==> 08-05: inputs <==
==> flow/design.v <==
module JAM (
input CLK,
input RST,
output reg [2:0] W,
output reg [2:0] J,
input [6:0] Cost,
output reg [3:0] MatchCount,
output reg [9:0] MinCost,
output reg Valid );
reg [2:0] n_state;
reg [2:0] c_state;
reg [2:0] max_index;
reg [2:0] max;
reg [2:0] sortlist [0:7];
reg directions [0:7];
reg sortable;
reg [2:0] list_index;
reg [9:0] cost_sum;
reg [9:0] cost_min;
parameter IDLE          = 3'd0,
          CAL_COST      = 3'd1,
          MIN_CONFIRM   = 3'd2,
          MOVE          = 3'd3,
          FIN           = 3'd4
;
always@(posedge CLK or posedge RST) begin
    if (RST) c_state <= IDLE;
    else c_state <= n_state;
end
always@(*) begin
    case(c_state)
        IDLE : n_state = CAL_COST;
        CAL_COST : n_state = (W == 3'd7) ? MIN_CONFIRM : c_state;
        MIN_CONFIRM : n_state = MOVE;
        MOVE : n_state = (sortable == 1'b0) ? FIN : CAL_COST;
        default : n_state = c_state;
    endcase
end
always @(posedge CLK or posedge RST) begin
    if(RST) list_index <= 3'd0;
    else if(n_state == CAL_COST) list_index <= list_index + 3'd1;
    else list_index <= 3'd0;
end
always @(posedge CLK or posedge RST) begin
    if(RST)begin
        sortlist[0] <= 3'd0;
        sortlist[1] <= 3'd1;
        sortlist[2] <= 3'd2;
        sortlist[3] <= 3'd3;
        sortlist[4] <= 3'd4;
        sortlist[5] <= 3'd5;
        sortlist[6] <= 3'd6;
        sortlist[7] <= 3'd7;
    end
    else if(c_state == MOVE && sortable == 1'b1)begin
        if(directions[sortlist[max_index]] == 1'b0)begin
            sortlist[max_index] <= sortlist[max_index-1];
            sortlist[max_index-1] <= sortlist[max_index];
        end
        else if(directions[sortlist[max_index]] == 1'b1)begin
            sortlist[max_index] <= sortlist[max_index+1];
            sortlist[max_index+1] <= sortlist[max_index];
        end
    end
end
always @(posedge CLK or posedge RST) begin
    if(RST)begin
        directions[0] <= 1'b0;
        directions[1] <= 1'b0;
        directions[2] <= 1'b0;
        directions[3] <= 1'b0;
        directions[4] <= 1'b0;
        directions[5] <= 1'b0;
        directions[6] <= 1'b0;
        directions[7] <= 1'b0;
    end
    else if(c_state == MOVE && sortable == 1'b1)begin
        directions[sortlist[0]] <= (sortlist[max_index] < sortlist[0]) ? ~directions[sortlist[0]] : directions[sortlist[0]];
        directions[sortlist[1]] <= (sortlist[max_index] < sortlist[1]) ? ~directions[sortlist[1]] : directions[sortlist[1]];
        directions[sortlist[2]] <= (sortlist[max_index] < sortlist[2]) ? ~directions[sortlist[2]] : directions[sortlist[2]];
        directions[sortlist[3]] <= (sortlist[max_index] < sortlist[3]) ? ~directions[sortlist[3]] : directions[sortlist[3]];
        directions[sortlist[4]] <= (sortlist[max_index] < sortlist[4]) ? ~directions[sortlist[4]] : directions[sortlist[4]];
        directions[sortlist[5]] <= (sortlist[max_index] < sortlist[5]) ? ~directions[sortlist[5]] : directions[sortlist[5]];
        directions[sortlist[6]] <= (sortlist[max_index] < sortlist[6]) ? ~directions[sortlist[6]] : directions[sortlist[6]];
        directions[sortlist[7]] <= (sortlist[max_index] < sortlist[7]) ? ~directions[sortlist[7]] : directions[sortlist[7]];
    end
end
always @(*) begin
    begin
        max_index = 3'd0;
        max = 3'd0;
        if(max < sortlist[0] && (directions[sortlist[0]] == 1'b1 && sortlist[0] > sortlist[1]))begin
            max = sortlist[0];
            max_index = 3'd0;
        end
        if(max < sortlist[1] &&((directions[sortlist[1]] == 1'b0 && sortlist[1] > sortlist[0])||(directions[sortlist[1]] == 1'b1 && sortlist[1] > sortlist[2])))begin
            max = sortlist[1];
            max_index = 3'd1;
        end
        if(max < sortlist[2] &&((directions[sortlist[2]] == 1'b0 && sortlist[2] > sortlist[1])||(directions[sortlist[2]] == 1'b1 && sortlist[2] > sortlist[3])))begin
            max = sortlist[2];
            max_index = 3'd2;
        end
        if(max < sortlist[3] &&((directions[sortlist[3]] == 1'b0 && sortlist[3] > sortlist[2])||(directions[sortlist[3]] == 1'b1 && sortlist[3] > sortlist[4])))begin
            max = sortlist[3];
            max_index = 3'd3;
        end
        if(max < sortlist[4] &&((directions[sortlist[4]] == 1'b0 && sortlist[4] > sortlist[3])||(directions[sortlist[4]] == 1'b1 && sortlist[4] > sortlist[5])))begin
            max = sortlist[4];
            max_index = 3'd4;
        end
        if(max < sortlist[5] &&((directions[sortlist[5]] == 1'b0 && sortlist[5] > sortlist[4])||(directions[sortlist[5]] == 1'b1 && sortlist[5] > sortlist[6])))begin
            max = sortlist[5];
            max_index = 3'd5;
        end
        if(max < sortlist[6] &&((directions[sortlist[6]] == 1'b0 && sortlist[6] > sortlist[5])||(directions[sortlist[6]] == 1'b1 && sortlist[6] > sortlist[7])))begin
            max = sortlist[6];
            max_index = 3'd6;
        end
        if(max < sortlist[7] &&((directions[sortlist[7]] == 1'b0 && sortlist[7] > sortlist[6])))begin
            max = sortlist[7];
            max_index = 3'd7;
        end
    end
end
always @(*) begin
    sortable = 1'b0;
    sortable = ( directions[sortlist[0]] == 1'b1 && sortlist[0] > sortlist[1]) ? 1'b1 : sortable;
    sortable = ((directions[sortlist[1]] == 1'b0 && sortlist[1] > sortlist[0])||(directions[sortlist[1]] == 1'b1 && sortlist[1] > sortlist[2])) ? 1'b1 : sortable;
    sortable = ((directions[sortlist[2]] == 1'b0 && sortlist[2] > sortlist[1])||(directions[sortlist[2]] == 1'b1 && sortlist[2] > sortlist[3])) ? 1'b1 : sortable;
    sortable = ((directions[sortlist[3]] == 1'b0 && sortlist[3] > sortlist[2])||(directions[sortlist[3]] == 1'b1 && sortlist[3] > sortlist[4])) ? 1'b1 : sortable;
    sortable = ((directions[sortlist[4]] == 1'b0 && sortlist[4] > sortlist[3])||(directions[sortlist[4]] == 1'b1 && sortlist[4] > sortlist[5])) ? 1'b1 : sortable;
    sortable = ((directions[sortlist[5]] == 1'b0 && sortlist[5] > sortlist[4])||(directions[sortlist[5]] == 1'b1 && sortlist[5] > sortlist[6])) ? 1'b1 : sortable;
    sortable = ((directions[sortlist[6]] == 1'b0 && sortlist[6] > sortlist[5])||(directions[sortlist[6]] == 1'b1 && sortlist[6] > sortlist[7])) ? 1'b1 : sortable;
    sortable = ( directions[sortlist[7]] == 1'b0 && sortlist[7] > sortlist[6]) ? 1'b1 : sortable;
end
always @(posedge CLK or posedge RST) begin
    if(RST) W <= 3'd0;
    else if(c_state == CAL_COST) W <= list_index;
end
always @(*) begin
    J = sortlist[W];
end
always @(posedge CLK or posedge RST) begin
    if(RST) cost_sum <= 10'd0;
    else if(c_state == CAL_COST) cost_sum <= cost_sum + Cost;
    else cost_sum <= 10'd0;
end
always @(posedge CLK or posedge RST) begin
    if(RST) cost_min <= 10'd1023;
    else if(c_state == MIN_CONFIRM) cost_min <= (cost_min > cost_sum) ? cost_sum : cost_min;
end
always @(posedge CLK or posedge RST) begin
    if(RST) MinCost <= 10'd0;
    else if(c_state == FIN) MinCost <= cost_min;
end
always @(posedge CLK or posedge RST) begin
    if(RST) MatchCount <= 4'd0;
    else if(c_state == MIN_CONFIRM)begin
        if(cost_min > cost_sum) MatchCount <= 4'd1;
        else if(cost_min == cost_sum) MatchCount <= MatchCount + 4'd1;
    end
end
always @(posedge CLK or posedge RST) begin
    if(RST) Valid <= 1'b0;
    else if(c_state == FIN) Valid <= 1'b1;
end
endmodule
==> flow/run.sh <==
#!/bin/bash
# the make line also repeats each setting of config.mk as NAME=value (left out here)
make -C /OpenROAD-flow-scripts/flow DESIGN_CONFIG=/design/flow/config.mk WORK_HOME=/design/flow/orfs CLKGATE_MAP_FILE= finish
==> flow/config.mk <==
export PLATFORM = sky130hd
export DESIGN_NAME = JAM
export DESIGN_NICKNAME = JAM
export VERILOG_FILES = /design/flow/design.v
export SDC_FILE = /design/flow/constraint.sdc
export NUM_CORES = 4
export LEC_CHECK = 0
export ABC_AREA = 1
export CAP_MARGIN = 20
export CORE_MARGIN = 2
export CORE_UTILIZATION = 72
export CTS_CLUSTER_SIZE = 10
export HOLD_SLACK_MARGIN = 0.3
export PLACE_DENSITY = 0.38
export SETUP_SLACK_MARGIN = 4.33
export SLEW_MARGIN = 20
export TNS_END_PERCENT = 10
==> flow/constraint.sdc <==
create_clock -name core_clock -period 15.4 [get_ports {CLK}]
set_input_delay 3.0800 -clock core_clock [delete_from_list [all_inputs] [get_ports {CLK}]]
set_output_delay 3.0800 -clock core_clock [all_outputs]
set_load 0.01 [all_outputs]
==> 05-15 (differences from 08-05) <==
Settings changed: CTS_CLUSTER_DIAMETER set to 148, CTS_CLUSTER_SIZE 10 to 99, HOLD_SLACK_MARGIN 0.3 to not set, PLACE_DENSITY 0.38 to not set, SETUP_SLACK_MARGIN 4.33 to 1.98, TNS_END_PERCENT 10 to 5.
==> flow/constraint.sdc (replaced) <==
create_clock -name core_clock -period 8.14 [get_ports {CLK}]
set_input_delay 1.6280 -clock core_clock [delete_from_list [all_inputs] [get_ports {CLK}]]
set_output_delay 1.6280 -clock core_clock [all_outputs]
set_load 0.01 [all_outputs]
==> 06-14 (differences from 08-05) <==
Settings changed: CORE_ASPECT_RATIO set to 0.5, CTS_CLUSTER_DIAMETER set to 396, CTS_CLUSTER_SIZE 10 to 97, HOLD_SLACK_MARGIN 0.3 to not set, PLACE_DENSITY 0.38 to not set, SETUP_SLACK_MARGIN 4.33 to 0.57, TNS_END_PERCENT 10 to 35.
==> flow/constraint.sdc (replaced) <==
create_clock -name core_clock -period 7.78 [get_ports {CLK}]
set_input_delay 1.5560 -clock core_clock [delete_from_list [all_inputs] [get_ports {CLK}]]
set_output_delay 1.5560 -clock core_clock [all_outputs]
set_load 0.01 [all_outputs]
==> qor summary <==
metric	05-15	06-14	08-05
Post-CTS Setup Repair Bufs	23	-	7
Nets in the synthesized netlist	1,456	1,456	1,456
Share of the core filled by cells before placement	74.3%	75.1%	74.3%
Worst slack, placed	-2.21 ns	-2.60 ns	2.76 ns
DP HPWL	27,900 um	30,700 um	23,100 um
Library cell used as clock root buffer	sky130_fd_sc_hd__clkbuf_16	-	sky130_fd_sc_hd__clkbuf_16
Clock buffer count from CTS	9	-	9
Number of sinks handled by clock tree synthesis	78	-	78
Post-synthesis adder-cell area fraction	10.1%	10.1%	10.1%
Routability congestion estimate	1.22	1.29	1.12
Cell resize tally after clock tree synthesis	78	-	22
Compound-gate portion of the synthesized area	22.2%	22.2%	22.2%
Hold Buf Count CTS	0	-	0
Die Y	116 um	83.0 um	116 um
Number of placed cells counting well taps	1,741	1,732	1,536
Clock buffer depth	2	-	2
Placed instance area	10,900 sq um	11,000 sq um	9270 sq um
Status	did not finish	did not finish	complete, no violations
Failing step	5_1_grt	4_1_cts	-
Std cell rows	40	28	40
Chip footprint	13,400 sq um	13,500 sq um	13,400 sq um
CTS H-tree lvls	3	-	3
XOR Share, Synth	0.292%	0.292%	0.292%
Synthesized cell area	8990 sq um	8990 sq um	8990 sq um
Core box area	12,100 sq um	12,000 sq um	12,100 sq um
Width of the die	116 um	162 um	116 um
